--- design/flow/constraint.sdc ---
create_clock -name core_clock -period 15.1 [get_ports {clk}]
set_input_delay 3.0200 -clock core_clock [delete_from_list [all_inputs] [get_ports {clk}]]
set_output_delay 3.0200 -clock core_clock [all_outputs]
set_load 0.01 [all_outputs]
--- design/flow/run.sh ---
#!/bin/bash
# the make line also repeats each setting of config.mk as NAME=value (left out here)
make -C /OpenROAD-flow-scripts/flow DESIGN_CONFIG=/design/flow/config.mk WORK_HOME=/design/flow/orfs CLKGATE_MAP_FILE= finish
--- design/flow/design.v ---
`timescale 1ns/10ps
module CannyEdge(dAddrRegRow, dAddrRegCol, bWE, bCE, InData, OutData,
	OPMode, bOPEnable, dReadReg, dWriteReg,	clk, rst_b);
	input 	[2:0]						dAddrRegRow, dAddrRegCol;  
	input									bWE, bCE;  
	input 	[8-1:0] 	InData;
	output 	[8-1:0] 	OutData;
	reg     	[8-1:0] 	OutData;
	input 	[2:0]						OPMode;   
	input 								bOPEnable;  
	input 	[3:0]						dReadReg, dWriteReg;
	input									clk, rst_b;
	reg   [8-1:0]			regX[0:24];	 
	reg 	[8-1:0]			regY[0:24];	 
	reg 	[8-1:0]			regZ[0:24];	 
	wire 	[8-1:0]			gf[0:24];	 
	wire signed [31:0]	sobelX[0:8]; 
	wire signed [31:0]	sobelY[0:8]; 
	reg 	[8-1:0]			Out_gf, Out_gradient, Out_direction, Out_bThres;
	parameter 							dThresHigh = 15;
	parameter							dThresLow = 10;
	reg 		[31:0]					tpSum, Sum;
	reg		[1:0]						IntSignal;
	reg signed	 	[31:0] 			Gx, Gy, fGx, fGy, Gxadd, Gyadd, Gxyadd, fGx_t;
	reg signed	[1:0]					dx, dy;
	integer 								i, j, k;
	assign gf[0] =1;  assign gf[1] =3;  assign gf[2]=4;   assign gf[3]=3;   assign gf[4]=1;
	assign gf[5] =3;  assign gf[6] =7;  assign gf[7]=10;  assign gf[8]=7;   assign gf[9]=3;
	assign gf[10]=4;  assign gf[11]=10; assign gf[12]=16; assign gf[13]=10; assign gf[14]=4;
	assign gf[15]=3;  assign gf[16]=7;  assign gf[17]=10; assign gf[18]=7;  assign gf[19]=3;
	assign gf[20]=1;  assign gf[21]=3;  assign gf[22]=4;  assign gf[23]=3;  assign gf[24]=1;
	assign sobelX[0]=-1;	assign sobelX[1]=0; assign sobelX[2]=1;
	assign sobelX[3]=-2;	assign sobelX[4]=0; assign sobelX[5]=2;
	assign sobelX[6]=-1;	assign sobelX[7]=0; assign sobelX[8]=1;
	assign sobelY[0]=1;	assign sobelY[1]=2; assign sobelY[2]=1;
	assign sobelY[3]=0;	assign sobelY[4]=0; assign sobelY[5]=0;
	assign sobelY[6]=-1;	assign sobelY[7]=-2; assign sobelY[8]=-1;
	always @(posedge clk or negedge rst_b)
		begin
			if(!rst_b)
				IntSignal <= 2'b00;
			else if(bCE==1'b0)
				IntSignal <= IntSignal;
			else if(bOPEnable==1'b1)
				IntSignal <= 2'b00;
			else if(OPMode == 0)
				IntSignal <= (IntSignal == 2'b00) ? 2'b01 : (IntSignal == 2'b01) ? 2'b00 : IntSignal;
			else if(OPMode == 1)
				IntSignal <= IntSignal + 2'b01;
			else if(OPMode == 2 || OPMode == 3)
				IntSignal <= (IntSignal == 2'b00) ? 2'b01 : (IntSignal == 2'b01) ? 2'b00 : IntSignal;
			else
				IntSignal <= IntSignal;
		end
	always @(posedge clk)
		begin
			if(!rst_b) 
				begin
				end
			else if(bCE==1'b0 && bWE==1'b0) 
				begin
					if(dWriteReg == 0)
						regX[dAddrRegRow*5+dAddrRegCol] <= InData;
					else if(dWriteReg == 1)
						regY[dAddrRegRow*5+dAddrRegCol] <= InData;
					else if(dWriteReg == 2)
						regZ[dAddrRegRow*5+dAddrRegCol] <= InData;
				end
			else if(bCE==1'b0 && bWE==1'b1)
				begin
					if(dReadReg == 0)
						OutData <= Out_gf;
					else if(dReadReg == 1)
						OutData <= Out_gradient;
					else if(dReadReg == 2)
						OutData <= Out_direction;
					else if(dReadReg == 3)
						OutData <= regX[dAddrRegRow*5+dAddrRegCol];
					else if(dReadReg == 4)
						OutData <= Out_bThres;
				end
			else
				begin
					if(bOPEnable==1'b0)
						begin
							if(OPMode == 0)
								begin
									if(IntSignal == 2'b00)	
										begin
											tpSum = 0;
											for(i=0; i<25; i=i+1)
												begin
													Sum = regX[i]*gf[i];
													tpSum = tpSum + Sum;
												end
										end
									else if(IntSignal == 2'b01) 
										begin
										 Out_gf <= (tpSum>>7);
										end
									else 
										begin
											Out_gf <= Out_gf;
										end
								end
							else if(OPMode == 1)
								begin
									if(IntSignal == 2'b00)	
										begin
											Gx = 0;
											Gy = 0;
											for (j=0; j<3; j=j+1)
												for (k=0; k<3; k=k+1)
													begin
														Gxadd = regX[j*5+k]*sobelX[j*3+k];
														Gx = Gx + Gxadd;
														Gyadd = regX[j*5+k]*sobelY[j*3+k];
														Gy = Gy + Gyadd;
													end 
										end
									else if(IntSignal == 2'b01) 
										begin
											if(Gx<0 && Gy<0)
												begin
													Gxyadd = (-Gx) + (-Gy);
												end
											else if(Gx>0 && Gy<0)
												begin
													Gxyadd = Gx + (-Gy);
												end
											else if(Gx<0 && Gy>0)
												begin
													Gxyadd = (-Gx) + Gy;
												end
											else 
												begin
													Gxyadd = Gx + Gy;
												end
											if(Gxyadd < 0)	Gxyadd = -Gxyadd;
											Out_gradient <= (Gxyadd>>3);
										end	
									else if(IntSignal == 2'b10) 
										begin
											if(Gy < 0)
												begin
													fGx <= -Gx;
													fGy <= -Gy;
												end
											else
												begin
													fGx <= Gx;
													fGy <= Gy;
												end
										end
									else if(IntSignal == 2'b11) 
										begin
											if(fGx >= 0)
												begin
													fGx_t = (5*fGx)>>1;
													if(fGx_t < 0) fGx_t = -fGx_t;
													if(fGy <= (fGx>>1))
														begin
															Out_direction <= 0;
														end
													else if(fGy <= fGx_t)
														begin
															Out_direction <= 45;
														end
													else
														begin
															Out_direction <= 90;
														end
												end
											else  
												begin
													fGx_t = ((-5)*fGx)>>1;
													if(fGx_t < 0) fGx_t = -fGx_t;
													if(fGy <= ((-fGx)>>1))
														begin
															Out_direction <= 0;
														end
													else if(fGy <= fGx_t)
														begin
															Out_direction <= 135;
														end
													else
														begin
															Out_direction <= 90;
														end
												end
										end
								end
							else if(OPMode == 2)
								begin
									if(IntSignal == 2'b00) 
										begin
											if(regY[6] == 0)
												begin
													dx <= 1;
													dy <= 0;
												end
											else if(regY[6] == 45)
												begin
													dx <= 1;
													dy <= -1;
												end
											else if(regY[6] == 90)
												begin
													dx <= 0;
													dy <= -1;
												end
											else 
												begin
													dx <= -1;
													dy <= -1;
												end
										end
									else if(IntSignal == 2'b01) 
										begin
											if(regX[6]>=regX[(1+dy)*5+dx+1] && regX[6]>=regX[(1-dy)*5-dx+1])
												begin
													regX[(1+dy)*5+dx+1] <= 0;
													regX[(1-dy)*5-dx+1] <= 0;
												end
											else
												begin
													regX[6] <= 0;
												end
										end
								end
							else if(OPMode == 3)
								begin
									if(IntSignal == 2'b00) 
										begin
											if(regY[6] == 0)
												begin
													dx <= 0;
													dy <= -1;
												end
											else if(regY[6] == 45)
												begin
													dx <= -1;
													dy <= -1;
												end
											else if(regY[6] == 90)
												begin
													dx <= 1;
													dy <= 0;
												end
											else 
												begin
													dx <= 1;
													dy <= -1;
												end
										end	
									else if(IntSignal == 2'b01) 
										begin
											if(regX[6] >= dThresHigh)		 
												Out_bThres <= 1;
											else if(regX[6] <= dThresLow)		 
												Out_bThres <= 0;
											else					 
												begin
													if(regX[6-5*dy-dx] >= dThresHigh || regX[6+5*dy+dx] >= dThresHigh)
														Out_bThres <= 1;
													else if(regZ[6-5*dy-dx] == 1 || regZ[6+5*dy+dx] == 1)
														Out_bThres <= 1;
													else
														Out_bThres <= 0;
												end
										end
								end
						end	
				end  
		end
endmodule
--- design/flow/config.mk ---
export PLATFORM = sky130hd
export DESIGN_NAME = CannyEdge
export DESIGN_NICKNAME = CannyEdge
export VERILOG_FILES = /design/flow/design.v
export SDC_FILE = /design/flow/constraint.sdc
export NUM_CORES = 4
export LEC_CHECK = 0
export CAP_MARGIN = 0
export CELL_PAD_IN_SITES_DETAIL_PLACEMENT = 1
export CORE_MARGIN = 10
export CORE_UTILIZATION = 42
export GPL_TIMING_DRIVEN = 0
export SLEW_MARGIN = 25
==> flow_summary.toml, run 1 <==
# physical design summary
[logic_synthesis]
ys_sh_simple = 0.0984
top_cells_by_area = "fa_1, edfxtp_1, ha_1"
largest_area_cell = "fa_1"
yosys.stat.seqShare = 0.244
top_logic_kind = "adder cells"
yosys_area_sq_um = 67600
synthArstFlopShare = 0.00314
synth-warning-count = 1
ys_sh_adder = 0.357
edf_count = 377
synth_flops = 636
netlist.area_leader.share = 0.222
syn-num-nets = 8068
mux_share = 0.0811
yosysUniqueCellTypes = 91
flop_cell = "edfxtp_1"
netlist_area_sq_um = 67600
common_cells = "inv_1, fa_1, ha_1"
top_cell = "inv_1"
synth_cells = 6561
yosys_cells = 6561
synth-xor-area-share = 0.0500
yosys.area_share.aoi = 0.0932
synth.avg_cell_area_sq_um = 10.3

[power_and_ir_drop]
p_seq_uw = 2020
p_per_area_nw_per_um2 = 101
switching_share = 0.437
power_frac_clock = 0.235
p_comb_uw = 3640
power-top-group = "combinational cells"
powerClk_uw = 1730
ir_worst_vdd_mv = 0.186
p_int_uw = 4160
seqPwrFrac = 0.274
switching_power_uw = 3230
p_comb_frac = 0.492
total_power_uw = 7390
p_leak_uw = 0.0327

[critical_path]
regToRegStartpoint = "regX[5][2]"
cpMaxStageDelayCell = "dfxtp_1"
worst-path-max-fanout = 8
crit_family = "adder cells"
reg2regPathDepth = 36
end_kind = "register"
cp_num_cells = 36
cp-start-kind = "register"
rr_endpoint = "Gx[31]"
arrival_ns = 11.68
critPathMostFrequentCell = "fa_1"
crit_buf_inv = 8
critPathLaunch = "regX[5][2]"
slowest_delay_ns = 0.90
cp-endpoint = "Gx[31]"
reg2reg_slack_ns = 3.80
path_class = "reg2reg"
crit_required_ns = 15.48

[final_timing]
hold_violations = 0
setup-violations-final = 0
finalSetupTns_ns = 0
hold_slack_ns = 0.423
drv_slew = 0
slew_headroom = 0.185
fin_crit_sh = 0.749
min_period_ns = 11.30
fin_skew_ns = 0.0703
worstMarginPinSlew_ns = 1.21
fin_ws_ns = 3.80
max_freq_mhz = 88.5
rsz0062_at_grt = "false"

[clock_tree]
clk_pin_slew_worst_paths_ns = 0.06
cts.sink_count = 636
cts_resized = 0
cts_tree = "done"
cts_hold_buf = 0
clk_latency_ns = 0.72
clk_path_buf_depth = 3
cts_buffers = 67
cts_max_level = 3
root_buffer = "clkbuf_16"
cts_post_setup_buffers_inserted = 0

[global_routing]
grt_pass1_vias = 56100
track_usage = 0.272
overflow = 0
antenna_found_initial = 31
grt_max_degree = 29
grt_pass1_wl_um = 363000

[detailed_routing]
drc = 0
drt.antenna.violating_nets = 0
first_pass_iters = 6
vias = 52000
wl_um = 246000
drt-initial-drc-count = 4991
routed_via_density = 5.83
wl_per_cell_um = 27.6

[layout]
fin_cells = 8920
nets = 8200
area_growth_pct = 8.79

[run_status]
status = "no timing/DRC/antenna violations"

[place]
dp_cells = 8784
pre_cts_ws_ns = 3.78
place.port_buffers = 36
place_congestion = 1.06
place_hpwl_um = 204000

[hold_path]
worstHoldStart = "tpSum[9]"
hold_end = "Out_gf[2]"
holdPathStages = 0
min_path_type = "reg2reg"

[floorplanning]
die_area_sq_um = 177000
fp_util = 0.422
fp.dieW_um = 421
die_h_um = 421
coreArea_sq_um = 160000
num_io_pins = 38
rows = 147

[flow_run]
warning_count = 80
max_cap_viol_count = 0
[per-layer routing]
| metal | share of wire | vias up | global-route usage |
|---|---|---|---|
| met3 | 0.085 | 602 | 0.0571 |
| met2 | 0.45 | 2177 | 0.434 |
| met4 | 0.060 | 6 | 0.137 |
| met1 | 0.40 | 26700 | 0.349 |
| met5 | 0.00018 | - | 0 |
| li1 | - | 22600 | - |
[area by class of cell]
type | count | area (sq um)
diodes | 16 | 40.0
well taps | 2160 | 2700
inverters | 1180 | 4430
clock buffers | 85 | 1830
fillers | 17600 | 86700
clock inverters | 35 | 452
repair buffers | 63 | 758
flip-flops and latches | 636 | 16500
plain buffers | 179 | 733
multi-input cells | 4566 | 46000
[through the flow]
step	utilization	cell area (sq um)
final	0.459	73500
after global routing	0.459	73500
after CTS	0.458	73400
after detailed placement	0.444	71200
after global placement	0.441	70600
after floorplan	-	67600
==> run 2: changes to the inputs <==
CAP_MARGIN = 20   (was 0)
CELL_PAD_IN_SITES_DETAIL_PLACEMENT = not set   (was 1)
CORE_MARGIN = 2   (was 10)
CORE_UTILIZATION = 66   (was 42)
GPL_TIMING_DRIVEN = not set   (was 0)
PLACE_DENSITY = 0.6   (was not set)
SLEW_MARGIN = 20   (was 25)
clock period = 7.99 ns   (was 15.1 ns; I/O delays follow)
==> run 2 against run 1 <==
  * Register-to-register slack worse by 4.8 ns
  * Wire length down 15%
  * First-iteration DRC count up 9.0%
  * Via count is 1.3% higher
  * The layout now fails its checks (negative setup slack)
  * Worst setup slack worse by 4.8 ns
  * Die size down 41%
  * Critical path type unchanged
  * Critical path depth is 3 higher
  * Non-clock buffer count is 303 higher
  * Largest cell class unchanged
  * Global-route usage increased by 13 points
==> flow_summary.toml, run 2 <==
# physical design summary
[run_status]
violations = "negative setup slack"
status = "finished with violations"

[logic_synthesis]
largest_area_cell = "fa_1"
ys_sh_simple = 0.0984
synthArstFlopShare = 0.00314
ys_sh_adder = 0.357
yosysUniqueCellTypes = 91
netlist_area_sq_um = 67600
synth-xor-area-share = 0.0500
edf_count = 377
syn-num-nets = 8068
synth-warning-count = 1
synth_flops = 636
mux_share = 0.0811
yosys.stat.seqShare = 0.244
common_cells = "inv_1, fa_1, ha_1"
top_cells_by_area = "fa_1, edfxtp_1, ha_1"
yosys.area_share.aoi = 0.0932
netlist.area_leader.share = 0.222
top_cell = "inv_1"
flop_cell = "edfxtp_1"
top_logic_kind = "adder cells"
synth_cells = 6561
yosys_cells = 6561
yosys_area_sq_um = 67600
synth.avg_cell_area_sq_um = 10.3

[power_and_ir_drop]
p_int_uw = 9070
total_power_uw = 15300
seqPwrFrac = 0.244
switching_share = 0.408
p_comb_uw = 7980
p_comb_frac = 0.520
p_seq_uw = 3750
powerClk_uw = 3610
p_per_area_nw_per_um2 = 199
power_frac_clock = 0.235
ir_worst_vdd_mv = 0.480
switching_power_uw = 6260
p_leak_uw = 0.0351
power-top-group = "combinational cells"

[clock_tree]
cts.sink_count = 636
cts_hold_buf = 0
cts_buffers = 72
clk_path_buf_depth = 3
cts_max_level = 3
cts_tree = "done"
clk_latency_ns = 0.67
root_buffer = "clkbuf_16"
clk_pin_slew_worst_paths_ns = 0.06

[critical_path]
cp-start-kind = "register"
critPathLaunch = "regX[10][4]"
regToRegStartpoint = "regX[10][4]"
cpMaxStageDelayCell = "fa_2"
end_kind = "register"
path_class = "reg2reg"
crit_family = "adder cells"
worst-path-max-fanout = 4
crit_buf_inv = 10
slowest_delay_ns = 0.60
arrival_ns = 9.39
reg2reg_slack_ns = -1.01
rr_endpoint = "Gy[27]"
reg2regPathDepth = 39
cp-endpoint = "Gy[27]"
cp_num_cells = 39
crit_required_ns = 8.39

[flow_run]
warning_count = 85
max_cap_viol_count = 0

[floorplanning]
rows = 117
fp.dieW_um = 324
num_io_pins = 38
fp_util = 0.665
die_h_um = 324
coreArea_sq_um = 102000
die_area_sq_um = 105000

[place]
pre_cts_ws_ns = -1.06
place_hpwl_um = 166000
place_congestion = 1.07
place.port_buffers = 37

[global_routing]
grt_most_used_layer = "met2"
track_usage = 0.402
grt_max_degree = 70
antenna_found_initial = 20
grt_pass1_vias = 52700
use_met1 = 0.543
use_met3 = 0.112
grt_util_met2 = 0.593
overflow = 0
grt_pass1_wl_um = 314000

[final_timing]
fin_ws_ns = -1.01
fin_skew_ns = 0.0523
setup-violations-final = 35
drv_slew = 0
max_freq_mhz = 111
rsz0062_at_grt = "true"
min_period_ns = 9.00
fin_crit_sh = 1.13
worstMarginPinSlew_ns = 1.29
slew_headroom = 0.140
hold_violations = 0

[detailed_routing]
drc = 0
first_pass_iters = 6
vias = 52700
wl_um = 209000
drt-initial-drc-count = 5441
wl_per_cell_um = 24.8
drt.antenna.violating_nets = 0
routed_via_density = 6.24

[hold_path]
holdPathStages = 0
hold_end = "Out_gf[6]"
worstHoldStart = "tpSum[13]"
min_path_type = "reg2reg"

[layout]
nets = 8508
area_growth_pct = 13.8
fill_cells = 7089
[run 2: layer usage]
layer	vias to the layer above	share of wire
met4	14	0.065
met2	2842	0.43
met1	25800	0.39
li1	23200	-
met3	738	0.11
met5	-	0.00040
[run 2: area by class of cell]
type,count,area (sq um),area share
clock buffers,89,1920,0.0249
well taps,1368,1710,0.0223
inverters,1180,4430,0.0577
clock inverters,44,667,0.00867
flip-flops and latches,636,16500,0.215
diodes,10,25.0,0.000325
multi-input cells,4566,47200,0.614
repair buffers,545,4390,0.0571
[run 2: per-stage QoR]
stage / cells / hold WS (ns) / TNS, ns / cell area (sq um) / util
2_1_floorplan: 6561 / 0.400 / -8.26 / 67900 / -
4_1_cts: 8415 / 0.395 / -17.07 / 76200 / 0.750
5_1_grt: 8431 / 0.395 / -31.90 / 76900 / 0.757
3_5_place_dp: 8251 / 0.410 / -22.28 / 72900 / 0.718
6_report: 8438 / 0.393 / -20.20 / 76900 / 0.757
3_3_place_gp: 8251 / 0.408 / -17.13 / 72900 / 0.718
[run 2: timing repair]
action | in CTS | in global routing
resized | 98 | 128
setup endpoints to repair | 42 | 49
pin swaps | 88 | 112
setup buffers | 39 | 28
==> run 3: changes to the inputs <==
ABC_AREA = 0   (was not set)
CAP_MARGIN = 10   (was 20)
CELL_PAD_IN_SITES_DETAIL_PLACEMENT = 2   (was not set)
CORE_ASPECT_RATIO = 0.62   (was not set)
CORE_UTILIZATION = 40   (was 66)
CTS_CLUSTER_DIAMETER = 64   (was not set)
MAX_ROUTING_LAYER = met4   (was not set)
MIN_ROUTING_LAYER = met2   (was not set)
SETUP_SLACK_MARGIN = 3.4   (was not set)
SLEW_MARGIN = 10   (was 20)
TNS_END_PERCENT = 5   (was not set)
clock period = 17.9 ns   (was 7.99 ns; I/O delays follow)
==> run 3 against run 2 <==
  * The run now fails in global routing (5_1_grt)
  * Area after synthesis stayed put
  * Die size is 64% higher
  * Synthesized cell count stayed put
==> flow_summary.toml, run 3 <==
# yosys + openroad results
[run_status]
status = "stopped before the end"
stop_stage = "global routing (5_1_grt)"
error_line = "[ERROR GRT-0116] Global routing finished with congestion. Check the congestion regions in the DRC Viewer."

[clock_tree]
clk_path_buf_depth = 3
cts_resized = 0
root_buffer = "clkbuf_16"
cts.sink_count = 636
cts_buffers = 81
cts_post_setup_buffers_inserted = 0
cts_hold_buf = 0
cts_max_level = 3

[place]
place_congestion = 1.14
place.port_buffers = 37
place_hpwl_um = 250000
pre_cts_ws_ns = 7.39

[floorplanning]
num_io_pins = 38
die_h_um = 328
rows = 118
coreArea_sq_um = 167000
die_area_sq_um = 172000
fp_util = 0.404
fp.dieW_um = 526

[logic_synthesis]
synth-warning-count = 1
synthArstFlopShare = 0.00314
syn-num-nets = 8068
yosys.stat.seqShare = 0.244
flop_cell = "edfxtp_1"
mux_share = 0.0811
top_cells_by_area = "fa_1, edfxtp_1, ha_1"
ys_sh_adder = 0.357
synth_cells = 6561
netlist.area_leader.share = 0.222
synth.avg_cell_area_sq_um = 10.3
edf_count = 377
yosys_area_sq_um = 67600
synth-xor-area-share = 0.0500
top_logic_kind = "adder cells"
yosys_cells = 6561
yosysUniqueCellTypes = 91
top_cell = "inv_1"
yosys.area_share.aoi = 0.0932
synth_flops = 636
common_cells = "inv_1, fa_1, ha_1"
ys_sh_simple = 0.0984
largest_area_cell = "fa_1"
netlist_area_sq_um = 67600

[global_routing]
track_usage = 0.722
overflow = 1124
-- run 3: metrics by stage --
step	instances	utilization	cell area, sq um
CTS	8878	0.440	73600
detailed placement	8730	0.423	70900
global placement	8730	0.423	70900
floorplan	6561	-	67600
-- run 3: per-layer routing --
layer / GRT usage / overflow
met1: - / -
met2: 0.773 / 25
met3: 0.887 / 1060
met4: 0.331 / 39
met5: - / -
==> run 4: changes to the inputs <==
ABC_AREA = not set   (was 0)
CAP_MARGIN = 20   (was 10)
CELL_PAD_IN_SITES_DETAIL_PLACEMENT = not set   (was 2)
CORE_ASPECT_RATIO = 0.99   (was 0.62)
CORE_UTILIZATION = 65   (was 40)
CTS_CLUSTER_DIAMETER = not set   (was 64)
HOLD_SLACK_MARGIN = 0.2   (was not set)
MIN_ROUTING_LAYER = not set   (was met2)
PLACE_DENSITY = not set   (was 0.6)
SETUP_SLACK_MARGIN = 0.46   (was 3.4)
SLEW_MARGIN = 20   (was 10)
TNS_END_PERCENT = not set   (was 5)
clock period = 8.77 ns   (was 17.9 ns; I/O delays follow)
==> run 4 against run 3 <==
  * The layout now fails its checks (negative setup slack)
  * Synthesized cell count did not move
  * Area after synthesis did not move
  * Die size fell by 38%
==> flow_summary.toml, run 4 <==
# physical design summary
[logic_synthesis]
yosysUniqueCellTypes = 91
synth_cells = 6561
top_logic_kind = "adder cells"
edf_count = 377
netlist_area_sq_um = 67600
largest_area_cell = "fa_1"
yosys.area_share.aoi = 0.0932
common_cells = "inv_1, fa_1, ha_1"
yosys_area_sq_um = 67600
synthArstFlopShare = 0.00314
top_cells_by_area = "fa_1, edfxtp_1, ha_1"
synth.avg_cell_area_sq_um = 10.3
synth_flops = 636
top_cell = "inv_1"
synth-warning-count = 1
yosys_cells = 6561
syn-num-nets = 8068
ys_sh_adder = 0.357
netlist.area_leader.share = 0.222
synth-xor-area-share = 0.0500
yosys.stat.seqShare = 0.244
flop_cell = "edfxtp_1"
mux_share = 0.0811
ys_sh_simple = 0.0984

[critical_path]
crit_family = "adder cells"
crit_required_ns = 9.19
cp_num_cells = 40
slowest_delay_ns = 0.60
cp-endpoint = "Gy[31]"
cp-start-kind = "register"
path_class = "reg2reg"
reg2reg_slack_ns = -0.21
end_kind = "register"
cpMaxStageDelayCell = "fa_2"
reg2regPathDepth = 40
rr_endpoint = "Gy[31]"
critPathLaunch = "regX[10][2]"
critPathMostFrequentCell = "fa_1"
regToRegStartpoint = "regX[10][2]"
worst-path-max-fanout = 4
arrival_ns = 9.39
crit_buf_inv = 11

[clock_tree]
clk_latency_ns = 0.67
cts_hold_buf = 0
cts_max_level = 3
root_buffer = "clkbuf_16"
clk_path_buf_depth = 3
cts_tree = "done"
cts_buffers = 70
cts.sink_count = 636
clk_pin_slew_worst_paths_ns = 0.06

[power_and_ir_drop]
switching_share = 0.413
p_leak_uw = 0.0339
switching_power_uw = 5440
p_per_area_nw_per_um2 = 176
p_int_uw = 7740
power_frac_clock = 0.242
power-top-group = "combinational cells"
p_comb_uw = 6580
p_seq_uw = 3430
p_comb_frac = 0.499
ir_worst_vdd_mv = 0.371
powerClk_uw = 3190
seqPwrFrac = 0.260

[detailed_routing]
first_pass_iters = 6
drc = 0
wl_per_cell_um = 25.5
vias = 51800
routed_via_density = 6.30
wl_um = 210000
drt.antenna.violating_nets = 0
drt-initial-drc-count = 5463

[final_timing]
fin_ws_ns = -0.208
max_freq_mhz = 111
hold_violations = 0
hold_slack_ns = 0.416
min_period_ns = 8.98
rsz0062_at_grt = "true"
setup-violations-final = 9
fin_skew_ns = 0.0321
drv_slew = 0
worstMarginPinSlew_ns = 1.26
fin_crit_sh = 1.02
slew_headroom = 0.159

[layout]
fin_util = 0.727
area_growth_pct = 10.8
nets = 8290
fill_cells = 7482

[hold_path]
min_path_type = "reg2reg"
holdPathStages = 0
hold_end = "Out_gf[2]"
worstHoldStart = "tpSum[9]"

[floorplanning]
num_io_pins = 38
coreArea_sq_um = 103000
die_area_sq_um = 107000
die_h_um = 325
fp_util = 0.657
rows = 117
fp.dieW_um = 328

[run_status]
violations = "negative setup slack"
status = "finished with violations"

[place]
place_hpwl_um = 166000
place_congestion = 1.09
place.port_buffers = 37
pre_cts_ws_ns = -0.274

[global_routing]
antenna_found_initial = 17
grt_pass1_wl_um = 316000
overflow = 0
grt_max_degree = 65
grt_pass1_vias = 52000
track_usage = 0.407

[flow_run]
warning_count = 85
max_cap_viol_count = 0
-- run 4: repair_timing --
action / 4_1_cts / 5_1_grt
pin swaps: 88 / 82
setup buffers: 20 / 16
resized: 87 / 105
hold endpoints to repair: 0 / 0
setup endpoints to repair: 35 / 41
-- run 4: routing by layer --
layer,GRT usage,vias to the layer above,wire (um)
li1,-,22800,-
met1,0.543,25600,83200
met2,0.588,2777,92300
met3,0.107,623,23400
met4,0.180,0,10800
met5,-,-,0
-- run 4: metrics by stage --
stage | power [uW] | setup TNS (ns) | instances | cell area (sq um)
floorplan | 7470 | 0 | 6561 | 67900
global placement | 9350 | -0.708 | 8040 | 71200
detailed placement | 9490 | -1.29 | 8041 | 71200
CTS | 12800 | -0.109 | 8191 | 74200
global route | 13800 | -5.84 | 8224 | 74800
finish | 13200 | -1.10 | 8224 | 74800
-- run 4: layout make-up --
class | instances | area (sq um) | area share
clock buffer | 88 | 1900 | 0.0254
sequential | 636 | 16500 | 0.221
multi-input combinational | 4566 | 46900 | 0.627
tap | 1368 | 1710 | 0.0229
timing repair buffer | 329 | 2690 | 0.0359
antenna | 15 | 37.5 | 0.000502
inverter | 1180 | 4430 | 0.0592
clock inverter | 42 | 587 | 0.00784
==> run 5: changes to the inputs <==
ABC_AREA = 1   (was not set)
CELL_PAD_IN_SITES_DETAIL_PLACEMENT = 1   (was not set)
CORE_ASPECT_RATIO = 1.88   (was 0.99)
CORE_MARGIN = 10   (was 2)
CORE_UTILIZATION = 20   (was 65)
GPL_TIMING_DRIVEN = 0   (was not set)
MAX_ROUTING_LAYER = met5   (was met4)
PLACE_DENSITY_LB_ADDON = 0.2   (was not set)
clock period = 7.0 ns   (was 8.77 ns; I/O delays follow)
==> run 5 against run 4 <==
  * The layout still fails its checks (negative setup slack)
  * Count of clock-buffer cells in the layout is 11 higher
  * Final area is 15% higher
  * Clock power is 31% higher
  * Synthesized cell count is 36% higher
  * Combinational power is 98% higher
  * First-iteration DRC count is 45% lower
  * Global-route usage is 18 points lower
  * Die size went up to 3.6 times the previous value
  * Area after synthesis is 5.1% higher
==> flow_summary.toml, run 5 <==
# physical design summary
[power_and_ir_drop]
switching_power_uw = 11000
power_frac_clock = 0.194
p_seq_uw = 4410
p_per_area_nw_per_um2 = 252
switching_share = 0.510
p_comb_uw = 13000
power-top-group = "combinational cells"
p_comb_frac = 0.602
ir_worst_vdd_mv = 0.201
p_int_uw = 10600
seqPwrFrac = 0.204
p_leak_uw = 0.0404
powerClk_uw = 4190

[detailed_routing]
routed_via_density = 4.62
drt.antenna.violating_nets = 0
wl_um = 431000
first_pass_iters = 5
drc = 0
vias = 64600
drt-initial-drc-count = 3016
wl_per_cell_um = 30.7

[place]
place_congestion = 1.03
place.port_buffers = 37
pre_cts_ws_ns = -3.89
dpl-instance-area_sq_um = 78800
place_hpwl_um = 358000

[final_timing]
max_freq_mhz = 111
slew_headroom = 0.117
setup-violations-final = 54
fin_ws_ns = -1.97
drv_slew = 0
fin_crit_sh = 1.28
hold_violations = 0
min_period_ns = 8.97
fin_skew_ns = 0.0763
rsz0062_at_grt = "true"
worstMarginPinSlew_ns = 1.32

[layout]
fill_cells = 42200
seqCellArea_sq_um = 16700
fin_util = 0.242
nets = 10800
logic_area_sq_um = 51000
fin_area_sq_um = 85800
area_growth_pct = 20.9

[critical_path]
reg2regPathDepth = 32
crit_buf_inv = 8
arrival_ns = 9.54
path_class = "reg2reg"
cp-start-kind = "register"
reg2reg_slack_ns = -1.97
cp_num_cells = 32
regToRegStartpoint = "regX[10][4]"
end_kind = "register"
crit_family = "adder cells"
worst-path-max-fanout = 4
cp-endpoint = "Gy[31]"
critPathLaunch = "regX[10][4]"
cpMaxStageDelayCell = "fa_2"
rr_endpoint = "Gy[31]"
slowest_delay_ns = 0.64
crit_required_ns = 7.57
critPathMostFrequentCell = "fa_1"

[clock_tree]
cts.sink_count = 636
clk_latency_ns = 0.79
cts_tree = "done"
clk_path_buf_depth = 3
cts_max_level = 3
cts_buffers = 77
root_buffer = "clkbuf_16"
clk_pin_slew_worst_paths_ns = 0.07

[floorplanning]
fp.dieW_um = 455
die_h_um = 837
fp_util = 0.200
num_io_pins = 38
rows = 300
die_area_sq_um = 380000
coreArea_sq_um = 354000

[global_routing]
grt_pass1_vias = 71600
antenna_found_initial = 33
track_usage = 0.222
grt_pass1_wl_um = 580000
overflow = 0
grt_max_degree = 29

[logic_synthesis]
ys_sh_simple = 0.214
synth.avg_cell_area_sq_um = 7.97
common_cells = "nand2_1, inv_1, nor2_1"
synth_cells = 8912
largest_area_cell = "fa_1"
yosys_area_sq_um = 71000
top_cells_by_area = "fa_1, edfxtp_1, ha_1"
syn-num-nets = 10400
top_cell = "nand2_1"
synthArstFlopShare = 0.00314
edf_count = 377
ys_sh_adder = 0.339
yosys_cells = 8912
synth-xor-area-share = 0.0333
flop_cell = "edfxtp_1"
netlist_area_sq_um = 71000
netlist.area_leader.share = 0.211
top_logic_kind = "adder cells"
yosys.area_share.aoi = 0.0817
synth_flops = 636
mux_share = 0.00338
synth-warning-count = 1
yosysUniqueCellTypes = 65
yosys.stat.seqShare = 0.233

[hold_path]
holdPathStages = 0
worstHoldStart = "tpSum[9]"
hold_end = "Out_gf[2]"
min_path_type = "reg2reg"

[flow_run]
warning_count = 83
max_cap_viol_count = 0

[run_status]
violations = "negative setup slack"
status = "finished with violations"
==> run 5: stage by stage <==
stage	TNS, ns	hold WS, ns	std cells	power [uW]
after floorplan	-27.91	0.400	8912	10500
after global placement	-780.55	0.408	13600	15400
after detailed placement	-371.33	0.412	13700	15700
after CTS	-65.98	0.378	13900	21100
after global routing	-80.47	0.387	14000	22600
final	-68.95	0.376	14000	21600
==> run 5: repair_timing <==
action                                  4_1_cts  5_1_grt
resized                                     537      234
setup buffers                               124       63
endpoints found under the setup margin      328      327
hold endpoints to repair                      0        0
pin swaps                                   128      111
gates cloned                                  1        0
hold buffers                                  0        0
==> run 5: routing by layer <==
metal	up-vias	track usage	share of wire
met5	-	0	0.00044
met4	28	0.268	0.15
met3	1224	0.0382	0.038
met2	1845	0.420	0.53
met1	32600	0.173	0.28
li1	29000	-	-
==> run 5: area by class of cell <==
type                    count  area share
inverters                1575      0.0697
multi-input cells        6496       0.595
diodes                     11    0.000321
repair buffers            262      0.0308
clock inverters            41     0.00501
plain buffers             205      0.0128
well taps                4681      0.0682
repair inverters            1   0.0000875
clock buffers              99      0.0241
flip-flops and latches    636       0.194
==> run 6: changes to the inputs <==
CELL_PAD_IN_SITES_DETAIL_PLACEMENT = not set   (was 1)
CORE_ASPECT_RATIO = not set   (was 1.88)
CORE_MARGIN = 2   (was 10)
CORE_UTILIZATION = 68   (was 20)
GPL_TIMING_DRIVEN = not set   (was 0)
HOLD_SLACK_MARGIN = not set   (was 0.2)
MAX_ROUTING_LAYER = not set   (was met5)
PLACE_DENSITY = 0.6   (was not set)
PLACE_DENSITY_LB_ADDON = not set   (was 0.2)
SETUP_SLACK_MARGIN = not set   (was 0.46)
clock period = 18.1 ns   (was 7.0 ns; I/O delays follow)
==> run 6 against run 5 <==
  * Via count fell by 2.2%
  * Maximum frequency decreased by 2.7%
  * Critical path depth down 4
  * Worst setup slack gained 11 ns
  * Global-route usage is 21 points higher
  * Core utilization rose by 49 points
  * Sequential share of layout area increased by 2.5 points
  * First-iteration DRC count rose to 2.8 times the previous value
  * Critical endpoint is now Gx[22]
  * Sequential cell count did not move
  * Area after synthesis unchanged
  * Now clean on timing, DRC and antenna
==> flow_summary.toml, run 6 <==
# physical design summary
[global_routing]
overflow = 0
track_usage = 0.437
grt_pass1_wl_um = 355000
antenna_found_initial = 14
grt_pass1_vias = 61200
grt_max_degree = 93

[critical_path]
path_class = "reg2reg"
worst-path-max-fanout = 12
cp-endpoint = "Gx[22]"
crit_family = "adder cells"
cp-start-kind = "register"
arrival_ns = 9.62
end_kind = "register"
crit_required_ns = 18.50
cpMaxStageDelayCell = "fa_1"
critPathMostFrequentCell = "fa_1"
regToRegStartpoint = "regX[5][2]"
reg2reg_slack_ns = 8.88
slowest_delay_ns = 0.72
crit_buf_inv = 7
critPathLaunch = "regX[5][2]"
rr_endpoint = "Gx[22]"
cp_num_cells = 28
reg2regPathDepth = 28

[logic_synthesis]
yosys_area_sq_um = 71000
ys_sh_adder = 0.339
syn-num-nets = 10400
synth.avg_cell_area_sq_um = 7.97
top_cells_by_area = "fa_1, edfxtp_1, ha_1"
yosysUniqueCellTypes = 65
top_logic_kind = "adder cells"
synth_flops = 636
yosys.stat.seqShare = 0.233
mux_share = 0.00338
yosys.area_share.aoi = 0.0817
synthArstFlopShare = 0.00314
netlist.area_leader.share = 0.211
flop_cell = "edfxtp_1"
yosys_cells = 8912
ys_sh_simple = 0.214
netlist_area_sq_um = 71000
common_cells = "nand2_1, inv_1, nor2_1"
top_cell = "nand2_1"
synth-xor-area-share = 0.0333
edf_count = 377
largest_area_cell = "fa_1"
synth-warning-count = 1
synth_cells = 8912

[hold_path]
hold_end = "Out_gf[2]"
min_path_type = "reg2reg"
holdPathStages = 0
worstHoldStart = "tpSum[9]"

[floorplanning]
num_io_pins = 38
coreArea_sq_um = 103000
die_area_sq_um = 107000
fp_util = 0.686
rows = 118
die_h_um = 327
fp.dieW_um = 327

[clock_tree]
clk_latency_ns = 0.68
cts_buffers = 71
cts_resized = 0
root_buffer = "clkbuf_16"
clk_pin_slew_worst_paths_ns = 0.06
cts_tree = "done"
cts_post_setup_buffers_inserted = 0
clk_path_buf_depth = 3
cts_max_level = 3
cts.sink_count = 636
cts_hold_buf = 0

[final_timing]
drv_slew = 0
hold_slack_ns = 0.408
hold_violations = 0
fin_skew_ns = 0.0515
setup-violations-final = 0
slew_headroom = 0.152
min_period_ns = 9.22
fin_crit_sh = 0.510
worstMarginPinSlew_ns = 1.26
max_freq_mhz = 108
rsz0062_at_grt = "false"
finalSetupTns_ns = 0

[place]
place_congestion = 1.10
dpl-instance-area_sq_um = 72900
place.port_buffers = 37
place_hpwl_um = 182000

[power_and_ir_drop]
p_comb_frac = 0.522
p_leak_uw = 0.0382
power-top-group = "combinational cells"
ir_worst_vdd_mv = 0.0974
p_per_area_nw_per_um2 = 88.3
p_seq_uw = 1670
powerClk_uw = 1510
power_frac_clock = 0.228
switching_power_uw = 3090
p_comb_uw = 3470
p_int_uw = 3560
seqPwrFrac = 0.250
switching_share = 0.465

[detailed_routing]
drc = 0
routed_via_density = 6.12
drt.antenna.violating_nets = 0
first_pass_iters = 11
vias = 63200
wl_um = 234000
drt-initial-drc-count = 8535
wl_per_cell_um = 22.7

[layout]
nets = 10400
area_growth_pct = 6.10
fin_area_sq_um = 75300

[flow_run]
max_cap_viol_count = 0
warning_count = 82

[run_status]
status = "no timing/DRC/antenna violations"
run 6: area by class of cell:
class / instances / area (sq um)
clock buffer: 92 / 1920
tap: 1380 / 1730
multi-input combinational: 6496 / 47800
clock inverter: 38 / 520
antenna: 6 / 15.0
inverter: 1575 / 5920
timing repair buffer: 108 / 901
sequential: 636 / 16500
fill: 8044 / 28200
run 6: per-layer routing:
metal	up-vias	wire, um	GRT usage	share of wire
li1	28200	-	-	-
met1	29900	89100	0.583	0.38
met4	20	14500	0.212	0.062
met2	4040	98000	0.641	0.42
met5	-	175	0	0.00075
met3	1001	32600	0.147	0.14
run 6: through the flow:
step | total power [uW] | setup WS, ns | util | cells
3_5_place_dp | 4990 | 8.95 | 0.704 | 10200
6_report | 6650 | 8.88 | 0.728 | 10300
5_1_grt | 6980 | 8.29 | 0.728 | 10300
2_1_floorplan | 3910 | 8.85 | - | 8912
3_3_place_gp | 4900 | 9.19 | 0.704 | 10200
4_1_cts | 6500 | 8.92 | 0.728 | 10300
==> run 7: changes to the inputs <==
CORE_ASPECT_RATIO = 1.88   (was not set)
CORE_UTILIZATION = 70   (was 68)
HOLD_SLACK_MARGIN = 0.2   (was not set)
MAX_ROUTING_LAYER = met4   (was not set)
PLACE_DENSITY = not set   (was 0.6)
PLACE_DENSITY_LB_ADDON = 0.2   (was not set)
SETUP_SLACK_MARGIN = 0.46   (was not set)
clock period = 10.1 ns   (was 18.1 ns; I/O delays follow)
==> run 7 against run 6 <==
  * The run now fails in global routing (5_1_grt)
  * Area after synthesis unchanged
  * Synthesized cell count did not move
  * Die size fell by 2.7%
==> flow_summary.toml, run 7 <==
# yosys + openroad results
[logic_synthesis]
ys_sh_adder = 0.339
netlist_area_sq_um = 71000
mux_share = 0.00338
yosys.area_share.aoi = 0.0817
synth.avg_cell_area_sq_um = 7.97
ys_sh_simple = 0.214
yosysUniqueCellTypes = 65
syn-num-nets = 10400
common_cells = "nand2_1, inv_1, nor2_1"
edf_count = 377
netlist.area_leader.share = 0.211
yosys.stat.seqShare = 0.233
yosys_area_sq_um = 71000
synth-xor-area-share = 0.0333
synth_cells = 8912
yosys_cells = 8912
top_cell = "nand2_1"
top_logic_kind = "adder cells"
synth_flops = 636
synthArstFlopShare = 0.00314
synth-warning-count = 1
flop_cell = "edfxtp_1"
largest_area_cell = "fa_1"
top_cells_by_area = "fa_1, edfxtp_1, ha_1"

[clock_tree]
clk_path_buf_depth = 3
cts_buffers = 58
cts_hold_buf = 0
cts_resized = 0
root_buffer = "clkbuf_16"
cts.sink_count = 636
cts_max_level = 2
cts_post_setup_buffers_inserted = 0

[place]
dpl-instance-area_sq_um = 72900
place.port_buffers = 37
place_hpwl_um = 237000
place_congestion = 1.29

[floorplanning]
num_io_pins = 38
die_h_um = 441
rows = 160
coreArea_sq_um = 101000
die_area_sq_um = 104000
fp_util = 0.704
fp.dieW_um = 236

[run_status]
error_line = "[ERROR GRT-0116] Global routing finished with congestion. Check the congestion regions in the DRC Viewer."
status = "stopped before the end"
stop_stage = "global routing (5_1_grt)"

[global_routing]
track_usage = 0.754
overflow = 1339
## run 7: stage by stage
step,cells,setup slack [ns]
3_5_place_dp,10100,0.753
3_3_place_gp,10100,1.04
2_1_floorplan,8912,1.68
4_1_cts,10200,0.733
## run 7: routing by layer
layer,track usage,overflow
met4,0.813,345
met1,0.696,7
met3,0.495,14
met5,-,-
met2,0.989,973
==> run 8: changes to the inputs <==
ABC_AREA = 0   (was 1)
CELL_PAD_IN_SITES_DETAIL_PLACEMENT = 2   (was not set)
CORE_ASPECT_RATIO = not set   (was 1.88)
CORE_UTILIZATION = 24   (was 70)
CTS_CLUSTER_DIAMETER = 134   (was not set)
GPL_ROUTABILITY_DRIVEN = 1   (was not set)
HOLD_SLACK_MARGIN = not set   (was 0.2)
MAX_ROUTING_LAYER = not set   (was met4)
PLACE_DENSITY_LB_ADDON = 0.21   (was 0.2)
SETUP_SLACK_MARGIN = 0.17   (was 0.46)
TNS_END_PERCENT = 95   (was not set)
clock period = 6.61 ns   (was 10.1 ns; I/O delays follow)
==> run 8 against run 7 <==
  * Now fails the layout checks on negative setup slack
  * Synthesized cell count shrank 26%
  * Area after synthesis shrank 4.8%
  * Die size grew to 2.7 times the previous value
==> flow_summary.toml, run 8 <==
# physical design summary
[place]
pre_cts_ws_ns = -2.70
place_congestion = 0.971
place_hpwl_um = 218000
dp_cells = 11000
dpl-instance-area_sq_um = 79000
place.port_buffers = 37

[power_and_ir_drop]
switching_share = 0.413
power_frac_clock = 0.221
p_seq_uw = 4500
p_per_area_nw_per_um2 = 236
ir_worst_vdd_mv = 0.346
p_comb_uw = 10900
seqPwrFrac = 0.227
total_power_uw = 19800
p_leak_uw = 0.0373
power-top-group = "combinational cells"
p_comb_frac = 0.552
p_int_uw = 11600
powerClk_uw = 4390
switching_power_uw = 8190

[clock_tree]
cts_tree = "done"
clk_pin_slew_worst_paths_ns = 0.06
cts_max_level = 3
cts.sink_count = 636
cts_buffers = 75
root_buffer = "clkbuf_16"
clk_path_buf_depth = 3
clk_latency_ns = 0.71

[final_timing]
hold_slack_ns = 0.404
max_freq_mhz = 110
fin_ws_ns = -2.52
drv_slew = 0
setup-violations-final = 58
rsz0062_at_grt = "true"
hold_violations = 0
fin_skew_ns = 0.0629
fin_crit_sh = 1.38
slew_headroom = 0.219
min_period_ns = 9.13
worstMarginPinSlew_ns = 1.16

[hold_path]
hold_end = "Out_gf[4]"
worstHoldStart = "tpSum[11]"
holdPathStages = 0
min_path_type = "reg2reg"

[critical_path]
cp-endpoint = "Gy[27]"
slowest_delay_ns = 0.62
cp_num_cells = 39
crit_required_ns = 7.03
arrival_ns = 9.55
path_class = "reg2reg"
reg2reg_slack_ns = -2.52
crit_family = "adder cells"
critPathLaunch = "regX[10][4]"
reg2regPathDepth = 39
crit_buf_inv = 11
rr_endpoint = "Gy[27]"
cp-start-kind = "register"
worst-path-max-fanout = 4
end_kind = "register"
regToRegStartpoint = "regX[10][4]"
cpMaxStageDelayCell = "fa_2"

[floorplanning]
coreArea_sq_um = 280000
rows = 194
fp_util = 0.242
die_h_um = 535
die_area_sq_um = 286000
num_io_pins = 38
fp.dieW_um = 535

[detailed_routing]
drt-initial-drc-count = 3248
vias = 53800
drc = 0
first_pass_iters = 5
routed_via_density = 4.80
drt.antenna.violating_nets = 0
wl_per_cell_um = 23.7
wl_um = 266000

[logic_synthesis]
common_cells = "inv_1, fa_1, ha_1"
yosys_area_sq_um = 67600
ys_sh_adder = 0.357
yosys.area_share.aoi = 0.0932
synth-warning-count = 1
synth.avg_cell_area_sq_um = 10.3
largest_area_cell = "fa_1"
synthArstFlopShare = 0.00314
netlist_area_sq_um = 67600
yosysUniqueCellTypes = 91
top_logic_kind = "adder cells"
syn-num-nets = 8068
synth-xor-area-share = 0.0500
edf_count = 377
ys_sh_simple = 0.0984
synth_flops = 636
top_cells_by_area = "fa_1, edfxtp_1, ha_1"
top_cell = "inv_1"
yosys_cells = 6561
yosys.stat.seqShare = 0.244
mux_share = 0.0811
synth_cells = 6561
netlist.area_leader.share = 0.222
flop_cell = "edfxtp_1"

[run_status]
violations = "negative setup slack"
status = "finished with violations"

[global_routing]
grt_pass1_wl_um = 396000
track_usage = 0.182
antenna_found_initial = 14
grt_pass1_vias = 61000
overflow = 0
grt_max_degree = 65

[flow_run]
max_cap_viol_count = 0
warning_count = 83

[layout]
fin_cells = 11200
nets = 8928
fin_area_sq_um = 83900
area_growth_pct = 24.2
-- run 8: routing by layer --
metal	global-route usage	vias up	wire (um)	part of all wire
li1	-	24100	-	-
met4	0.0625	4	10000	0.038
met1	0.239	28300	117000	0.44
met5	0	-	22	0.000083
met2	0.314	1082	129000	0.48
met3	0.0155	357	10200	0.038
-- run 8: what timing repair did --
item	4_1_cts	5_1_grt
pin swaps	177	90
gates resized	261	153
hold buffers	0	0
setup buffers	54	26
setup endpoints to repair	59	145
-- run 8: final cells by class --
class / instances / area (sq um)
Sequential cell: 636 / 16600
Timing Repair Buffer: 962 / 7780
Clock inverter: 41 / 519
Antenna cell: 7 / 17.5
Tap cell: 3724 / 4660
Inverter: 1180 / 4440
Clock buffer: 97 / 2020
Multi-Input combinational cell: 4566 / 47900
Fill cell: 30700 / 196000
-- run 8: stage by stage --
| stage | utilization | TNS [ns] |
|---|---|---|
| 2_1_floorplan | - | -62.97 |
| 3_3_place_gp | 0.282 | -98.55 |
| 3_5_place_dp | 0.282 | -107.58 |
| 4_1_cts | 0.297 | -94.66 |
| 5_1_grt | 0.300 | -114.22 |
| 6_report | 0.300 | -101.98 |
==> run 9: changes to the inputs <==
ABC_AREA = 1   (was 0)
CELL_PAD_IN_SITES_DETAIL_PLACEMENT = 1   (was 2)
CORE_ASPECT_RATIO = 0.73   (was not set)
CORE_MARGIN = 3   (was 2)
CORE_UTILIZATION = 20   (was 24)
CTS_CLUSTER_DIAMETER = not set   (was 134)
GPL_ROUTABILITY_DRIVEN = not set   (was 1)
GPL_TIMING_DRIVEN = 1   (was not set)
HOLD_SLACK_MARGIN = 0.15   (was not set)
MAX_ROUTING_LAYER = met4   (was not set)
MIN_ROUTING_LAYER = met1   (was not set)
PLACE_DENSITY_LB_ADDON = 0.2   (was 0.21)
SETUP_SLACK_MARGIN = not set   (was 0.17)
SLEW_MARGIN = 30   (was 20)
TNS_END_PERCENT = not set   (was 95)
clock period = 7.0 ns   (was 6.61 ns; I/O delays follow)
==> run 9 against run 8 <==
  * The layout still fails its checks (negative setup slack)
  * Clock power rose by 4%
  * Critical path depth fell by 3
  * Power rose by 4.0%
  * Core utilization fell by 5.2 points
  * Final cell count rose by 28%
  * Synthesized cell count rose by 36%
  * Largest power group unchanged
  * Area after synthesis rose by 5.1%
  * Highest routed layer is now met4
==> flow_summary.toml, run 9 <==
# physical design summary
[logic_synthesis]
top_logic_kind = "adder cells"
top_cell = "nand2_1"
largest_area_cell = "fa_1"
common_cells = "nand2_1, inv_1, nor2_1"
mux_share = 0.00338
synth_flops = 636
yosys.area_share.aoi = 0.0817
top_cells_by_area = "fa_1, edfxtp_1, ha_1"
ys_sh_adder = 0.339
synth_cells = 8912
netlist_area_sq_um = 71000
synth.avg_cell_area_sq_um = 7.97
yosys_cells = 8912
netlist.area_leader.share = 0.211
edf_count = 377
yosys_area_sq_um = 71000
synthArstFlopShare = 0.00314
yosys.stat.seqShare = 0.233
syn-num-nets = 10400
ys_sh_simple = 0.214
flop_cell = "edfxtp_1"
synth-xor-area-share = 0.0333
synth-warning-count = 1
yosysUniqueCellTypes = 65

[power_and_ir_drop]
p_int_uw = 11300
power_frac_clock = 0.221
powerClk_uw = 4550
p_per_area_nw_per_um2 = 236
ir_worst_vdd_mv = 0.238
total_power_uw = 20600
p_comb_uw = 11800
seqPwrFrac = 0.207
power-top-group = "combinational cells"
p_seq_uw = 4270
switching_share = 0.454
switching_power_uw = 9350
p_comb_frac = 0.572
p_leak_uw = 0.0421

[clock_tree]
cts_tree = "done"
cts.sink_count = 636
cts_buffers = 82
cts_max_level = 3
clk_latency_ns = 0.74
root_buffer = "clkbuf_16"
clk_path_buf_depth = 3
clk_pin_slew_worst_paths_ns = 0.06

[detailed_routing]
route.met2.wl_um = 130000
wl_um = 321000
wl_per_cell_um = 22.4
first_pass_iters = 6
wl_met3_um = 20900
vias = 63900
wl_met1_um = 162000
drt.antenna.violating_nets = 0
routed_via_density = 4.46
drt-initial-drc-count = 5124
drc = 0
top_layer = "met4"

[critical_path]
slowest_delay_ns = 0.61
worst-path-max-fanout = 3
arrival_ns = 8.88
crit_buf_inv = 14
path_class = "reg2reg"
critPathMostFrequentCell = "fa_1"
end_kind = "register"
regToRegStartpoint = "regX[10][4]"
cp-start-kind = "register"
cp_num_cells = 36
reg2reg_slack_ns = -1.44
cp-endpoint = "Gy[22]"
crit_required_ns = 7.44
rr_endpoint = "Gy[22]"
critPathLaunch = "regX[10][4]"
cpMaxStageDelayCell = "fa_2"
crit_family = "adder cells"
reg2regPathDepth = 36

[floorplanning]
rows = 186
die_h_um = 515
num_io_pins = 38
coreArea_sq_um = 353000
fp.dieW_um = 703
fp_util = 0.201
die_area_sq_um = 362000

[hold_path]
holdPathStages = 0
min_path_type = "reg2reg"
hold_end = "Out_gf[6]"
worstHoldStart = "tpSum[13]"

[final_timing]
hold_violations = 0
finalSetupTns_ns = -50.88
min_period_ns = 8.44
worstMarginPinSlew_ns = 1.21
fin_crit_sh = 1.21
max_freq_mhz = 118
fin_ws_ns = -1.44
rsz0062_at_grt = "true"
drv_slew = 0
setup-violations-final = 53
slew_headroom = 0.183
fin_skew_ns = 0.0827

[global_routing]
antenna_found_initial = 28
grt_pass1_vias = 66700
grt_pass1_wl_um = 466000
overflow = 0
track_usage = 0.180
grt_max_degree = 83

[place]
place_congestion = 0.976
pre_cts_ws_ns = -1.61
place.port_buffers = 37
dpl-instance-area_sq_um = 82100
place_hpwl_um = 265000

[run_status]
status = "finished with violations"
violations = "negative setup slack"

[layout]
area_growth_pct = 23.1
fill_cells = 41900
nets = 11000
fin_area_sq_um = 87400
logic_area_sq_um = 50000
seqCellArea_sq_um = 16500
fin_util = 0.248

[flow_run]
max_cap_viol_count = 0
warning_count = 83
## run 9: metal layers
layer  global-route usage  vias to the layer above
li1                     -                    29500
met1                0.268                    32300
met2                0.253                     1735
met3               0.0274                      308
met4               0.0403                        0
met5                    -                        -
## run 9: what timing repair did
| action | 4_1_cts | 5_1_grt |
|---|---|---|
| buffers inserted | 58 | 27 |
| hold endpoints to repair | 0 | 0 |
| hold buffers | 0 | 0 |
| setup endpoints to repair | 55 | 57 |
| pin swaps | 165 | 119 |
| resized | 308 | 142 |
## run 9: metrics by stage
step / instances / hold slack, ns
6_report: 14300 / 0.422
2_1_floorplan: 8912 / 0.400
5_1_grt: 14300 / 0.430
3_5_place_dp: 14100 / 0.410
4_1_cts: 14300 / 0.426
3_3_place_gp: 14100 / 0.410
## run 9: cell type report
class                   count  area share
multi-input cells        6496       0.572
flip-flops and latches    636       0.189
repair buffers            749      0.0701
inverters                1575      0.0678
well taps                4700      0.0673
clock buffers             107      0.0257
clock inverters            46     0.00734
diodes                      9    0.000258
==> run 10: changes to the inputs <==
ABC_AREA = not set   (was 1)
CELL_PAD_IN_SITES_DETAIL_PLACEMENT = not set   (was 1)
CORE_ASPECT_RATIO = not set   (was 0.73)
CORE_MARGIN = 2   (was 3)
CORE_UTILIZATION = 71   (was 20)
CTS_CLUSTER_SIZE = 25   (was not set)
GPL_TIMING_DRIVEN = not set   (was 1)
HOLD_SLACK_MARGIN = not set   (was 0.15)
MAX_ROUTING_LAYER = not set   (was met4)
MIN_ROUTING_LAYER = not set   (was met1)
PLACE_DENSITY = 0.64   (was not set)
PLACE_DENSITY_LB_ADDON = not set   (was 0.2)
SLEW_MARGIN = 20   (was 30)
clock period = 10.7 ns   (was 7.0 ns; I/O delays follow)
==> run 10 against run 9 <==
  * The run now finishes clean
  * Power shrank 50%
  * Global-route usage rose by 25 points
  * Combinational power decreased by 59%
  * Count of clock-buffer cells in the layout shrank 23
  * Sequential power shrank 34%
  * Worst setup slack improved by 2.1 ns
  * Sequential share of layout area is 4.0 points higher
  * Critical path type unchanged
==> flow_summary.toml, run 10 <==
# physical design summary
[final_timing]
fin_crit_sh = 0.937
drv_slew = 0
min_period_ns = 10.03
slew_headroom = 0.132
worstMarginPinSlew_ns = 1.30
fin_skew_ns = 0.0725
hold_violations = 0
rsz0062_at_grt = "false"
max_freq_mhz = 99.7
setup-violations-final = 0
fin_ws_ns = 0.672
finalSetupTns_ns = 0

[power_and_ir_drop]
switching_share = 0.415
p_seq_uw = 2820
ir_worst_vdd_mv = 0.243
p_comb_uw = 4840
p_int_uw = 6050
p_comb_frac = 0.468
p_per_area_nw_per_um2 = 144
power_frac_clock = 0.259
switching_power_uw = 4300
power-top-group = "combinational cells"
powerClk_uw = 2680
p_leak_uw = 0.0326
seqPwrFrac = 0.273

[critical_path]
cp-endpoint = "Gx[31]"
crit_required_ns = 11.09
regToRegStartpoint = "regX[5][3]"
end_kind = "register"
reg2regPathDepth = 35
reg2reg_slack_ns = 0.67
crit_family = "adder cells"
arrival_ns = 10.42
cp-start-kind = "register"
worst-path-max-fanout = 7
critPathLaunch = "regX[5][3]"
slowest_delay_ns = 0.61
crit_buf_inv = 7
critPathMostFrequentCell = "fa_1"
cpMaxStageDelayCell = "o311ai_0"
path_class = "reg2reg"
cp_num_cells = 35
rr_endpoint = "Gx[31]"

[detailed_routing]
vias = 51400
routed_via_density = 6.52
drt-initial-drc-count = 5892
drc = 0
wl_um = 206000
drt.antenna.violating_nets = 0
first_pass_iters = 9
wl_per_cell_um = 26.1

[floorplanning]
die_h_um = 312
coreArea_sq_um = 94600
die_area_sq_um = 97700
fp_util = 0.714
fp.dieW_um = 312
rows = 113
num_io_pins = 38

[clock_tree]
clk_latency_ns = 0.67
cts_tree = "done"
clk_pin_slew_worst_paths_ns = 0.07
root_buffer = "clkbuf_16"
cts_buffers = 70
cts_max_level = 3
clk_path_buf_depth = 3
cts_hold_buf = 0
cts.sink_count = 636

[hold_path]
holdPathStages = 0
worstHoldStart = "tpSum[12]"
min_path_type = "reg2reg"
hold_end = "Out_gf[5]"

[run_status]
status = "no timing/DRC/antenna violations"

[global_routing]
antenna_found_initial = 24
grt_pass1_wl_um = 314000
track_usage = 0.431
overflow = 0
grt_pass1_vias = 52100
grt_max_degree = 94

[flow_run]
warning_count = 82
max_cap_viol_count = 0

[logic_synthesis]
synth_cells = 6561
netlist.area_leader.share = 0.222
synth.avg_cell_area_sq_um = 10.3
largest_area_cell = "fa_1"
common_cells = "inv_1, fa_1, ha_1"
top_cells_by_area = "fa_1, edfxtp_1, ha_1"
flop_cell = "edfxtp_1"
edf_count = 377
yosys.stat.seqShare = 0.244
synth-warning-count = 1
ys_sh_simple = 0.0984
syn-num-nets = 8068
netlist_area_sq_um = 67600
top_logic_kind = "adder cells"
synth-xor-area-share = 0.0500
ys_sh_adder = 0.357
top_cell = "inv_1"
yosys.area_share.aoi = 0.0932
synth_flops = 636
mux_share = 0.0811
synthArstFlopShare = 0.00314
yosys_area_sq_um = 67600
yosys_cells = 6561
yosysUniqueCellTypes = 91

[layout]
area_growth_pct = 6.56
fill_cells = 6494
nets = 8058

[place]
place_congestion = 1.09
pre_cts_ws_ns = 0.643
place.port_buffers = 37
place_hpwl_um = 163000
[run 10: layer usage]
layer | up-vias | global-route usage | share of wire | routed length (um)
met4 | 12 | 0.213 | 0.059 | 12100
met2 | 3203 | 0.636 | 0.43 | 88700
li1 | 22300 | - | - | -
met3 | 749 | 0.142 | 0.13 | 27200
met5 | - | 0.00532 | 0.00063 | 130
met1 | 25100 | 0.576 | 0.38 | 77900
[run 10: final cells by class]
cell class / count / area [sq um] / share of cell area
multi-input combinational: 4566 / 46000 / 0.640
sequential: 636 / 16500 / 0.229
inverter: 1180 / 4430 / 0.0615
clock buffer: 84 / 1820 / 0.0253
tap: 1265 / 1580 / 0.0220
timing repair buffer: 97 / 853 / 0.0119
clock inverter: 46 / 702 / 0.00975
antenna: 19 / 47.5 / 0.000660
[run 10: metrics by stage]
stage	utilization	total power [uW]	std cells	hold WS [ns]	cell area, sq um
final	0.761	10300	7893	0.400	72000
after global routing	0.761	10800	7886	0.427	72000
after CTS	0.760	10200	7874	0.408	71900
after detailed placement	0.734	7490	7744	0.405	69400
after global placement	0.733	7370	7743	0.401	69400
after floorplan	-	6050	6561	0.400	67600
[run 10: timing repair]
item                                    CTS  global route
endpoints found under the setup margin    0             5
buffers inserted                          0             0
gates resized                             0             4
==> run 11: changes to the inputs <==
ABC_AREA = 1   (was not set)
CELL_PAD_IN_SITES_DETAIL_PLACEMENT = 1   (was not set)
CORE_ASPECT_RATIO = 1.88   (was not set)
CORE_MARGIN = 3   (was 2)
CORE_UTILIZATION = 20   (was 71)
CTS_CLUSTER_SIZE = not set   (was 25)
GPL_TIMING_DRIVEN = 0   (was not set)
HOLD_SLACK_MARGIN = 0.15   (was not set)
MAX_ROUTING_LAYER = met4   (was not set)
MIN_ROUTING_LAYER = met2   (was not set)
PLACE_DENSITY = not set   (was 0.64)
PLACE_DENSITY_LB_ADDON = 0.2   (was not set)
SLEW_MARGIN = 30   (was 20)
clock period = 7.0 ns   (was 10.7 ns; I/O delays follow)
==> run 11 against run 10 <==
  * The layout now fails its checks (negative setup slack)
  * Highest routed layer is now met4
  * Final cell count is 82% higher
  * Maximum frequency increased by 12%
  * Area after synthesis grew 5.1%
  * Critical path depth shrank 7
  * Hold slack lost 0.012 ns
  * Wire length increased to 2.7 times the previous value
  * Global-route usage up 4.3 points
  * Clock power up 67%
==> flow_summary.toml, run 11 <==
# physical design summary
[run_status]
status = "finished with violations"
violations = "negative setup slack"

[logic_synthesis]
synth-warning-count = 1
yosys_area_sq_um = 71000
synthArstFlopShare = 0.00314
ys_sh_simple = 0.214
synth.avg_cell_area_sq_um = 7.97
yosys.area_share.aoi = 0.0817
largest_area_cell = "fa_1"
synth_cells = 8912
ys_sh_adder = 0.339
top_cells_by_area = "fa_1, edfxtp_1, ha_1"
yosys_cells = 8912
netlist.area_leader.share = 0.211
synth_flops = 636
yosys.stat.seqShare = 0.233
syn-num-nets = 10400
yosysUniqueCellTypes = 65
netlist_area_sq_um = 71000
mux_share = 0.00338
edf_count = 377
top_logic_kind = "adder cells"
common_cells = "nand2_1, inv_1, nor2_1"
flop_cell = "edfxtp_1"
top_cell = "nand2_1"
synth-xor-area-share = 0.0333

[clock_tree]
cts_buffers = 76
cts.sink_count = 636
clk_path_buf_depth = 3
cts_max_level = 3
cts_hold_buf = 0
root_buffer = "clkbuf_16"
clk_pin_slew_worst_paths_ns = 0.08
cts_tree = "done"
clk_latency_ns = 0.79

[hold_path]
holdPathStages = 0
hold_end = "Out_gf[1]"
min_path_type = "reg2reg"
worstHoldStart = "tpSum[8]"

[global_routing]
grt_pass1_wl_um = 705000
overflow = 0
grt_pass1_vias = 102000
track_usage = 0.474
grt_max_degree = 26
antenna_found_initial = 38

[critical_path]
end_kind = "register"
cp_num_cells = 28
reg2reg_slack_ns = -1.99
crit_required_ns = 7.49
slowest_delay_ns = 0.64
critPathLaunch = "regX[10][2]"
crit_family = "adder cells"
worst-path-max-fanout = 7
reg2regPathDepth = 28
path_class = "reg2reg"
cp-endpoint = "Gy[22]"
rr_endpoint = "Gy[22]"
crit_buf_inv = 7
critPathMostFrequentCell = "fa_1"
arrival_ns = 9.48
cp-start-kind = "register"
cpMaxStageDelayCell = "fa_2"
regToRegStartpoint = "regX[10][2]"

[place]
pre_cts_ws_ns = -3.38
place_congestion = 1.11
place_hpwl_um = 480000
place.port_buffers = 37

[final_timing]
fin_ws_ns = -1.99
setup-violations-final = 294
rsz0062_at_grt = "true"
slew_headroom = 0.178
hold_violations = 0
worstMarginPinSlew_ns = 1.22
fin_crit_sh = 1.28
fin_skew_ns = 0.0923
min_period_ns = 8.99
drv_slew = 0
max_freq_mhz = 111

[layout]
seqCellArea_sq_um = 16700
area_growth_pct = 25.2
nets = 10900
fill_cells = 41800
logic_area_sq_um = 51300

[flow_run]
max_cap_viol_count = 0
warning_count = 87

[detailed_routing]
drc = 0
drt.antenna.violating_nets = 0
drt-initial-drc-count = 18900
routed_via_density = 6.55
vias = 94100
first_pass_iters = 8
wl_per_cell_um = 39.0
wl_um = 561000

[power_and_ir_drop]
p_int_uw = 10800
switching_share = 0.531
p_seq_uw = 4440
switching_power_uw = 12300
p_per_area_nw_per_um2 = 260
total_power_uw = 23100
p_comb_uw = 14200
powerClk_uw = 4470
seqPwrFrac = 0.192
ir_worst_vdd_mv = 0.274
power_frac_clock = 0.193
p_leak_uw = 0.0416
power-top-group = "combinational cells"
p_comb_frac = 0.614

[floorplanning]
num_io_pins = 38
die_h_um = 823
coreArea_sq_um = 353000
fp.dieW_um = 441
die_area_sq_um = 363000
fp_util = 0.201
rows = 299
## run 11: metal layers
| layer | part of all wire | GRT usage | vias up |
|---|---|---|---|
| li1 | - | - | 29300 |
| met1 | 0 | - | 31000 |
| met2 | 0.57 | 0.633 | 30000 |
| met3 | 0.25 | 0.352 | 3793 |
| met4 | 0.18 | 0.329 | 0 |
| met5 | 0 | - | - |
## run 11: layout make-up
cell class | count | area share
sequential | 636 | 0.188
clock buffer | 99 | 0.0238
multi-input combinational | 6496 | 0.577
clock inverter | 39 | 0.00510
antenna | 262 | 0.00738
inverter | 1575 | 0.0677
timing repair buffer | 389 | 0.0528
tap | 4665 | 0.0657
buffer | 202 | 0.0127
## run 11: repair_timing
action,CTS,global route
hold endpoints to repair,0,0
pin swaps,122,189
setup endpoints to repair,326,323
resized,484,295
setup buffers,140,95
## run 11: metrics by stage
step           instances  TNS [ns]  area (sq um)   util  hold slack (ns)
2_1_floorplan       8912    -27.92         71500      -            0.400
3_3_place_gp       13600  -2754.63         77700  0.220            0.414
3_5_place_dp       13700   -626.73         80700  0.229            0.417
4_1_cts            14000   -108.94         86400  0.245            0.396
5_1_grt            14300   -108.48         88700  0.251            0.410
6_report           14400   -104.17         88900  0.252            0.388
Power is estimated from default activity; no workload was simulated.
